==> build 35: inputs <==
// main
module main(clk, buttons, init_cells, leds, rgb, cols, rows);
parameter game_divider = 8;  
parameter display_divider = 2;  
parameter N = 8;  
parameter M = N + 2;  
initial if (N < 3) $error("N has to be >= 3 to make for interesting patterns.");
initial if (M !== (N+2)) $error("M must N+2=%d, not %d", N+2,M);  
input wire clk;
input wire [1:0] buttons;
logic rst; always_comb rst = buttons[0];  
input wire [N*N-1:0] init_cells;  
output logic [1:0] leds;
output logic [2:0] rgb;
output wire [N-1:0] cols;
output wire [N-1:0] rows;
logic [game_divider:0] game_counter;
logic [display_divider:0] display_counter;
logic rst_game; always_comb rst_game = buttons[0] | buttons[1];
logic step_game;
logic [$clog2(N):0] x;
wire [M*M-1:0] bordered_cells_q;  
wire [M*M-1:0] bordered_cells_d; 
logic [M*M-1:0] bordered_cells_0;  
logic [N*N-1:0] cells_q;  
logic [N*N-1:0] cells_0;  
always_comb begin : io_logic 
    leds[0] = buttons[0] ^ buttons[1];
    leds[1] = buttons[0] & buttons[1];
    rgb[0] = ~( buttons[0] & ~buttons[1]);
    rgb[1] = ~(~buttons[0] &  buttons[1]);
    rgb[2] = ~( buttons[0] &  buttons[1]);
end
led_array_driver #(.ROWS(N), .COLS(N), .N(N)) LED_DRIVER (
  .ena(1'b1),
  .cells(cells_q),
  .x(x),
  .rows(rows[N-1:0]),
  .cols(cols[N-1:0])
);
generate
  genvar r;
  for (r = 0; r < M; r = r + 1) begin : init_rows
    if ((r == 0) || (r == M-1)) begin : border_row
      always_comb bordered_cells_0[M*(r+1)-1:M*r] = 0;
    end else begin : inner_row
      always_comb bordered_cells_0[M*(r+1)-1:M*r] = {1'b0, init_cells[N*r-1:N*(r-1)], 1'b0};
    end
  end
endgenerate
function int cell_index(int i, int j);
  cell_index = M*j + i;
endfunction
generate
  genvar i;
  genvar j;
  for (i = 0; i < M; i = i + 1) begin : cells_x
    for (j = 0; j < M; j = j + 1) begin : cells_y
  ...
==> flow/config.mk <==
export PLATFORM = sky130hd
export DESIGN_NAME = main
export DESIGN_NICKNAME = main
export VERILOG_FILES = /design/flow/design.v
export SDC_FILE = /design/flow/constraint.sdc
export NUM_CORES = 4
export LEC_CHECK = 0
export ABC_AREA = 1
export CAP_MARGIN = 20
export CORE_MARGIN = 2
export CORE_UTILIZATION = 71
export CTS_CLUSTER_DIAMETER = 380
export CTS_CLUSTER_SIZE = 13
export PLACE_DENSITY_LB_ADDON = 0.12
export SETUP_SLACK_MARGIN = -0.01
export SLEW_MARGIN = 20
==> flow/constraint.sdc <==
create_clock -name core_clock -period 5.12 [get_ports {clk}]
set_input_delay 1.0240 -clock core_clock [delete_from_list [all_inputs] [get_ports {clk}]]
set_output_delay 1.0240 -clock core_clock [all_outputs]
set_load 0.01 [all_outputs]
run.sh (not shown) runs the stock make flow with config.mk's settings and CLKGATE_MAP_FILE=.
==> inputs of build 31, as changes to build 35 <==
==> flow/config.mk (replaced) <==
export PLATFORM = sky130hd
export DESIGN_NAME = main
export DESIGN_NICKNAME = main
export VERILOG_FILES = /design/flow/design.v
export SDC_FILE = /design/flow/constraint.sdc
export NUM_CORES = 4
export LEC_CHECK = 0
export CAP_MARGIN = 10
export CORE_MARGIN = 2
export CORE_UTILIZATION = 70
export CTS_CLUSTER_DIAMETER = 62
export CTS_CLUSTER_SIZE = 41
export SLEW_MARGIN = 20
==> flow/constraint.sdc (replaced) <==
create_clock -name core_clock -period 2.62 [get_ports {clk}]
set_input_delay 0.5240 -clock core_clock [delete_from_list [all_inputs] [get_ports {clk}]]
set_output_delay 0.5240 -clock core_clock [all_outputs]
set_load 0.01 [all_outputs]
==> results <==
Avg Cell Area, Syn: build 35 9.32 sq um; build 31 10.6 sq um
Horizontal die dimension: build 35 133 microns; build 31 135 microns
Placed Instances: build 35 1,561; build 31 1,575
Number of standard cells after synthesis: build 35 1,276; build 31 1,132
Die height: build 35 133 microns; build 31 135 microns
Part of the Yosys area used for sequential elements: build 35 18.9%; build 31 18.8%
HPWL after detailed placement: build 35 18,400 microns; build 31 22,000 microns
Basic Gates by Area: build 35 12.3%; build 31 4.70%
Post-Synth XOR/XNOR Area: build 35 3.17%; build 31 3.30%
Area after detailed placement: build 35 12,900 sq um; build 31 14,400 sq um
# Post-CTS Setup Buffers: build 35 0; build 31 60
Max-area cell share: build 35 33.0%; build 31 32.8%
Outcome: build 35 no timing/DRC/antenna violations; build 31 stopped before the end
Last stage reached: build 35 -; build 31 global routing (5_1_grt)
Total core area: build 35 16,500 sq um; build 31 16,600 sq um
Post-Synth Adder-Cell Area: build 35 48.9%; build 31 48.7%
Chip Area, Yosys: build 35 11,900 sq um; build 31 11,900 sq um
Unique cell type count in the Yosys netlist: build 35 28; build 31 40
Resized Gates After CTS: build 35 0; build 31 235
RePlAce Congestion: build 35 0.818; build 31 0.868
Initial core utilization: build 35 72.2%; build 31 71.8%
Total cells reported by yosys after synthesis: build 35 1,276; build 31 1,132
AO/OA Area Share: build 35 3.53%; build 31 8.17%
Area fraction in mux cells: build 35 0.0842%; build 31 3.61%
Pre-CTS WS: build 35 1.55 ns; build 31 -0.291 ns
Total Die Area: build 35 17,800 sq um; build 31 18,100 sq um

==> inputs of trial 60 <==
==> flow/design.v <==
`timescale 1ns/1ps
`default_nettype none
module half_adder_1(a, b, sum, c_out);
input wire a, b;
output logic sum, c_out;
always_comb begin
  sum = a ^ b; 
  c_out = a & b;
end
endmodule
`timescale 1ns/1ps
`default_nettype none
module full_adder_1(a, b, c_in, sum, c_out);
input wire a, b, c_in;
output logic sum, c_out;
logic a_bar;
logic b_bar;
logic c_in_bar;
always_comb begin
  a_bar = ~a;
  b_bar = ~b;
  c_in_bar = ~c_in;
  sum = (a_bar & b_bar & c_in) | (a_bar & b & c_in_bar) | (a & b_bar & c_in_bar) | (a & b & c_in);
  c_out = (b & c_in) | (a & b) | (a & c_in);
end
endmodule
`timescale 1ns/1ps
`default_nettype none
module full_adder_2(a, b, sum, c_out);
input wire [1:0] a, b;
output logic [1:0] sum;
output logic c_out;
logic half_adder_1_0_c_out;
half_adder_1 HALF_ADDER_1_0 (.a(a[0]), .b(b[0]), .sum(sum[0]), .c_out(half_adder_1_0_c_out));
full_adder_1 FULL_ADDER_1_0 (.a(a[1]), .b(b[1]), .c_in(half_adder_1_0_c_out), .sum(sum[1]), .c_out(c_out));
endmodule
`timescale 1ns/1ps
`default_nettype none
module full_adder_3(a, b, c_in, sum, c_out);
input wire [2:0] a;
input wire b, c_in;
output logic [2:0] sum;
output logic c_out;
logic full_adder_1_0_c_out;
logic full_adder_1_1_c_out;
full_adder_1 FULL_ADDER_1_0 (.a(a[0]), .b(b), .c_in(c_in), .sum(sum[0]), .c_out(full_adder_1_0_c_out));
full_adder_1 FULL_ADDER_1_1 (.a(a[1]), .b(1'b0), .c_in(full_adder_1_0_c_out), .sum(sum[1]), .c_out(full_adder_1_1_c_out));
full_adder_1 FULL_ADDER_1_2 (.a(a[2]), .b(1'b0), .c_in(full_adder_1_1_c_out), .sum(sum[2]), .c_out(c_out));
endmodule
`timescale 1ns/1ps
`default_nettype none
module adder_8_1_bits(a, sum, c_out);
input wire [7:0] a;
output logic [2:0] sum;
output logic c_out;
logic full_adder_1_0_sum, full_adder_1_0_c_out, full_adder_1_1_sum, full_adder_1_1_c_out, full_adder_2_0_c_out;
logic [1:0] full_adder_2_0_sum;
full_adder_1 FULL_ADDER_1_0(.a(a[0]), .b(a[1]), .c_in(a[2]), .sum(full_adder_1_0_sum), .c_out(full_adder_1_0_c_out));
full_adder_1 FULL_ADDER_1_1(.a(a[3]), .b(a[4]), .c_in(a[5]), .sum(full_adder_1_1_sum), .c_out(full_adder_1_1_c_out));
full_adder_2 FULL_ADDER_2_0(.a({full_adder_1_0_c_out, full_adder_1_0_sum}), .b({full_adder_1_1_c_out, full_adder_1_1_sum}), .sum(full_adder_2_0_sum), .c_out(full_adder_2_0_c_out));
full_adder_3 FULL_ADDER_3_0(.a({full_adder_2_0_c_out, full_adder_2_0_sum}), .b(a[6]), .c_in(a[7]), .sum(sum), .c_out(c_out));
endmodule
`timescale 1ns/1ps
`default_nettype none
module comparator(live, neighbors, out);
input wire live;
input wire [2:0] neighbors;
output logic out;
always_comb begin
  out = (live & ~neighbors[2] & neighbors[1] & ~neighbors[0]) | (~neighbors[2] & neighbors[1] & neighbors[0]);
end
endmodule
`default_nettype none
`timescale 1ns/1ps
module conway_cell(clk, rst, ena, state_0, state_d, state_q, neighbors);
input wire clk;
input wire rst;
input wire ena;
input wire state_0;
output logic state_d;  
output logic state_q;
input wire [7:0] neighbors;
logic [2:0] sum;
logic c_out;
adder_8_1_bits ADDER_8_1(
    .a(neighbors),
    .sum(sum),
    .c_out(c_out)
    );
comparator COMPARATOR(
    .live(state_q),
    .neighbors(sum),
    .out(state_d)
    );
always_ff @(posedge clk ) begin
    if (rst == 1) begin
        state_q <= state_0;
    end
    else if (ena == 1) begin
        state_q <= state_d;
    end
end
endmodule
`timescale 1ns/1ps
module decoder_1_to_2(ena, in, out);
input wire ena;
input wire in;
output logic [1:0] out;
logic in_bar;
always_comb begin
  out[1] = in & ena;
  in_bar = ~ in;
  out[0] = in_bar & ena;
end
endmodule
`timescale 1ns/1ps
module decoder_2_to_4(ena, in, out);
input wire ena;
input wire [1:0] in;
output logic [3:0] out;
logic b_bar;
logic [1:0] decoder_0_out;
logic [1:0] decoder_1_out;
decoder_1_to_2 DECODER_0 (.ena(b_bar), .in(in[0]), .out(decoder_0_out[1:0]));
decoder_1_to_2 DECODER_1 (.ena(in[1]), .in(in[0]), .out(decoder_1_out[1:0]));
always_comb begin
    b_bar = ~ in[1];
    out[3] = decoder_1_out[1] & ena;
    out[2] = decoder_1_out[0] & ena;
    out[1] = decoder_0_out[1] & ena;
    out[0] = decoder_0_out[0] & ena;
end
endmodule
`timescale 1ns/1ps
module decoder_3_to_8(ena, in, out);
input wire ena;
input wire [2:0] in;
output logic [7:0] out;
logic c_bar;
logic [3:0] decoder_0_out;
logic [3:0] decoder_1_out;
decoder_2_to_4 DECODER_0 (.ena(c_bar), .in(in[1:0]), .out(decoder_0_out));
decoder_2_to_4 DECODER_1 (.ena(in[2]), .in(in[1:0]), .out(decoder_1_out));
always_comb begin
  c_bar = ~in[2];
  out[7] = decoder_1_out[3] & ena;
  out[6] = decoder_1_out[2] & ena;
  out[5] = decoder_1_out[1] & ena;
  out[4] = decoder_1_out[0] & ena;
  out[3] = decoder_0_out[3] & ena;
  out[2] = decoder_0_out[2] & ena;
  out[1] = decoder_0_out[1] & ena;
  out[0] = decoder_0_out[0] & ena;
end
endmodule
`default_nettype none
`timescale 1ns/1ps
module led_array_driver(ena, x, cells, rows, cols);
parameter N=8;  
parameter ROWS=N;
parameter COLS=N;
input wire ena;
input wire [$clog2(N):0] x;
input wire [N*N-1:0] cells;
output logic [N-1:0] rows;
output logic [N-1:0] cols;
initial begin
  if ((N <= 0) || (N > 8)) begin
    $error("N must be within 0 and 8.");
  end
  if (ROWS != COLS) begin
    $error("Non square led arrays are not supported. (%dx%d)", ROWS, COLS);
  end
  if (ROWS < N) begin
    $error("ROWS/COLS must be >= than the size of the Conway Grid.");
  end
end
wire [N-1:0] x_decoded;
decoder_3_to_8 COL_DECODER(ena, x[$clog2(N)-1:0], x_decoded);
always_comb begin
  cols = x_decoded;
  rows[0] = ~cells[x*ROWS];
  rows[1] = ~cells[x*ROWS + 1];
  rows[2] = ~cells[x*ROWS + 2];
  rows[3] = ~cells[x*ROWS + 3];
  rows[4] = ~cells[x*ROWS + 4];
  rows[5] = ~cells[x*ROWS + 5];
  rows[6] = ~cells[x*ROWS + 6];
  rows[7] = ~cells[x*ROWS + 7];
end
endmodule
`default_nettype none  
module main(clk, buttons, init_cells, leds, rgb, cols, rows);
parameter game_divider = 8;  
parameter display_divider = 2;  
parameter N = 8;  
parameter M = N + 2;  
initial if (N < 3) $error("N has to be >= 3 to make for interesting patterns.");
initial if (M !== (N+2)) $error("M must N+2=%d, not %d", N+2,M);  
input wire clk;
input wire [1:0] buttons;
logic rst; always_comb rst = buttons[0];  
input wire [N*N-1:0] init_cells;  
output logic [1:0] leds;
output logic [2:0] rgb;
output wire [N-1:0] cols;
output wire [N-1:0] rows;
logic [game_divider:0] game_counter;
logic [display_divider:0] display_counter;
logic rst_game; always_comb rst_game = buttons[0] | buttons[1];
logic step_game;
logic [$clog2(N):0] x;
wire [M*M-1:0] bordered_cells_q;  
wire [M*M-1:0] bordered_cells_d; 
logic [M*M-1:0] bordered_cells_0;  
logic [N*N-1:0] cells_q;  
logic [N*N-1:0] cells_0;  
always_comb begin : io_logic 
    leds[0] = buttons[0] ^ buttons[1];
    leds[1] = buttons[0] & buttons[1];
    rgb[0] = ~( buttons[0] & ~buttons[1]);
    rgb[1] = ~(~buttons[0] &  buttons[1]);
    rgb[2] = ~( buttons[0] &  buttons[1]);
end
led_array_driver #(.ROWS(N), .COLS(N), .N(N)) LED_DRIVER (
  .ena(1'b1),
  .cells(cells_q),
  .x(x),
  .rows(rows[N-1:0]),
  .cols(cols[N-1:0])
);
generate
  genvar r;
  for (r = 0; r < M; r = r + 1) begin : init_rows
    if ((r == 0) || (r == M-1)) begin : border_row
      always_comb bordered_cells_0[M*(r+1)-1:M*r] = 0;
    end else begin : inner_row
      always_comb bordered_cells_0[M*(r+1)-1:M*r] = {1'b0, init_cells[N*r-1:N*(r-1)], 1'b0};
    end
  end
endgenerate
function int cell_index(int i, int j);
  cell_index = M*j + i;
endfunction
generate
  genvar i;
  genvar j;
  for (i = 0; i < M; i = i + 1) begin : cells_x
    for (j = 0; j < M; j = j + 1) begin : cells_y
      if ( (i > 0) && (i < (M-1)) && (j > 0) && (j < (M-1)) ) begin
        conway_cell CELL(
          .clk(clk), .rst(rst_game), .ena(step_game),
          .neighbors({
            bordered_cells_q[cell_index(i-1, j-1)],
            bordered_cells_q[cell_index(i-1, j  )],
            bordered_cells_q[cell_index(i-1, j+1)],
            bordered_cells_q[cell_index(i  , j+1)],
            bordered_cells_q[cell_index(i+1, j+1)],
            bordered_cells_q[cell_index(i+1, j  )],
            bordered_cells_q[cell_index(i+1, j-1)],
            bordered_cells_q[cell_index(i  , j-1)]
          }),
          .state_0(bordered_cells_0[cell_index(i, j)]),
          .state_d(bordered_cells_d[cell_index(i, j)]),
          .state_q(bordered_cells_q[cell_index(i, j)])
        );
      end else begin  
        assign bordered_cells_q[cell_index(i,j)] = bordered_cells_0[cell_index(i,j)];
        assign bordered_cells_d[cell_index(i,j)] = 0;
      end
    end
  end
  for (i = 0; i < N; i = i + 1) begin
    always_comb begin
        cells_q[N*(i+1)-1:N*i] = bordered_cells_q[M*(i+2)-2:M*(i+1)+1];
        cells_0[N*(i+1)-1:N*i] = bordered_cells_0[M*(i+2)-2:M*(i+1)+1];
    end
  end
endgenerate
parameter faster_divider = 15;
always_ff @(posedge clk) begin : clocks_and_dividers  
  if (rst) begin
      game_counter <= 0;
      display_counter <= 0;
      x <= 0;
  end
  else begin
      if (game_counter[game_divider]) begin
        game_counter <= 0;
      end
      else begin 
        game_counter <= game_counter + 1;
      end
      if(display_counter[display_divider]) begin
        display_counter <= 0;
        if(x >= (N-1)) begin
          x <= 0;
        end
        else begin
          x <= x + 1;
        end
      end
      else begin
        display_counter <= display_counter + 1;
      end
  end
end  
always_comb step_game = game_counter[game_divider];  
endmodule
`default_nettype wire  
==> flow/run.sh <==
#!/bin/bash
# the make line also repeats each setting of config.mk as NAME=value (left out here)
make -C /OpenROAD-flow-scripts/flow DESIGN_CONFIG=/design/flow/config.mk WORK_HOME=/design/flow/orfs CLKGATE_MAP_FILE= finish
==> flow/config.mk <==
export PLATFORM = sky130hd
export DESIGN_NAME = main
export DESIGN_NICKNAME = main
export VERILOG_FILES = /design/flow/design.v
export SDC_FILE = /design/flow/constraint.sdc
export NUM_CORES = 4
export LEC_CHECK = 0
export ABC_AREA = 0
export CAP_MARGIN = 35
export CORE_MARGIN = 9
export CORE_UTILIZATION = 40
export GPL_TIMING_DRIVEN = 1
export PLACE_DENSITY = 0.6
export SETUP_SLACK_MARGIN = -0.22
export SLEW_MARGIN = 20
==> flow/constraint.sdc <==
create_clock -name core_clock -period 7.65 [get_ports {clk}]
set_input_delay 1.5300 -clock core_clock [delete_from_list [all_inputs] [get_ports {clk}]]
set_output_delay 1.5300 -clock core_clock [all_outputs]
set_load 0.01 [all_outputs]
==> build 97 (differences from trial 60) <==
ABC_AREA = unset   (was 0)
CAP_MARGIN = 20   (was 35)
CORE_MARGIN = 2   (was 9)
CORE_UTILIZATION = 72   (was 40)
CTS_CLUSTER_DIAMETER = 104   (was unset)
GPL_TIMING_DRIVEN = unset   (was 1)
SETUP_SLACK_MARGIN = unset   (was -0.22)
==> flow/constraint.sdc (replaced) <==
create_clock -name core_clock -period 2.94 [get_ports {clk}]
set_input_delay 0.5880 -clock core_clock [delete_from_list [all_inputs] [get_ports {clk}]]
set_output_delay 0.5880 -clock core_clock [all_outputs]
set_load 0.01 [all_outputs]
==> out/qor.yml <==
outcome:
  status: "finished clean"
finish:
  fill_cells: 2759
  comb_share: 0.605
critical_path:
  r2r_cells: 9
  path_class: "in -> out"
  reg2reg_from: "cells_x[2].cells_y[2].genblk1.CELL.state_q"
detailed_routing:
  num_vias: 7544
global_routing:
  grt_use_total: 0.151
  grt_use_met1: 0.194
die:
  coreArea_sq_um: 29100
the above is filed under trial 60

==> out/qor.yml <==
critical_path:
  reg2reg_from: "cells_x[6].cells_y[5].genblk1.CELL.state_q"
sta:
  setup_violations: 30
  hold_viol_final: 0
  layout_setup_ws_ns: -0.243
detailed_routing:
  num_vias: 9805
  via_per_inst: 6.21
finish:
  layout.nonclk_buf_frac: 0.143
  fill_cells: 560
  comb_share: 0.576
synth:
  ys_warn_count: 9
global_routing:
  grt_use_total: 0.346
outcome:
  status: "finished with violations"
  violatedChecks: "negative setup slack"
die:
  coreArea_sq_um: 16400
hold_path:
  hold_path_depth: 1
the above is filed under build 97

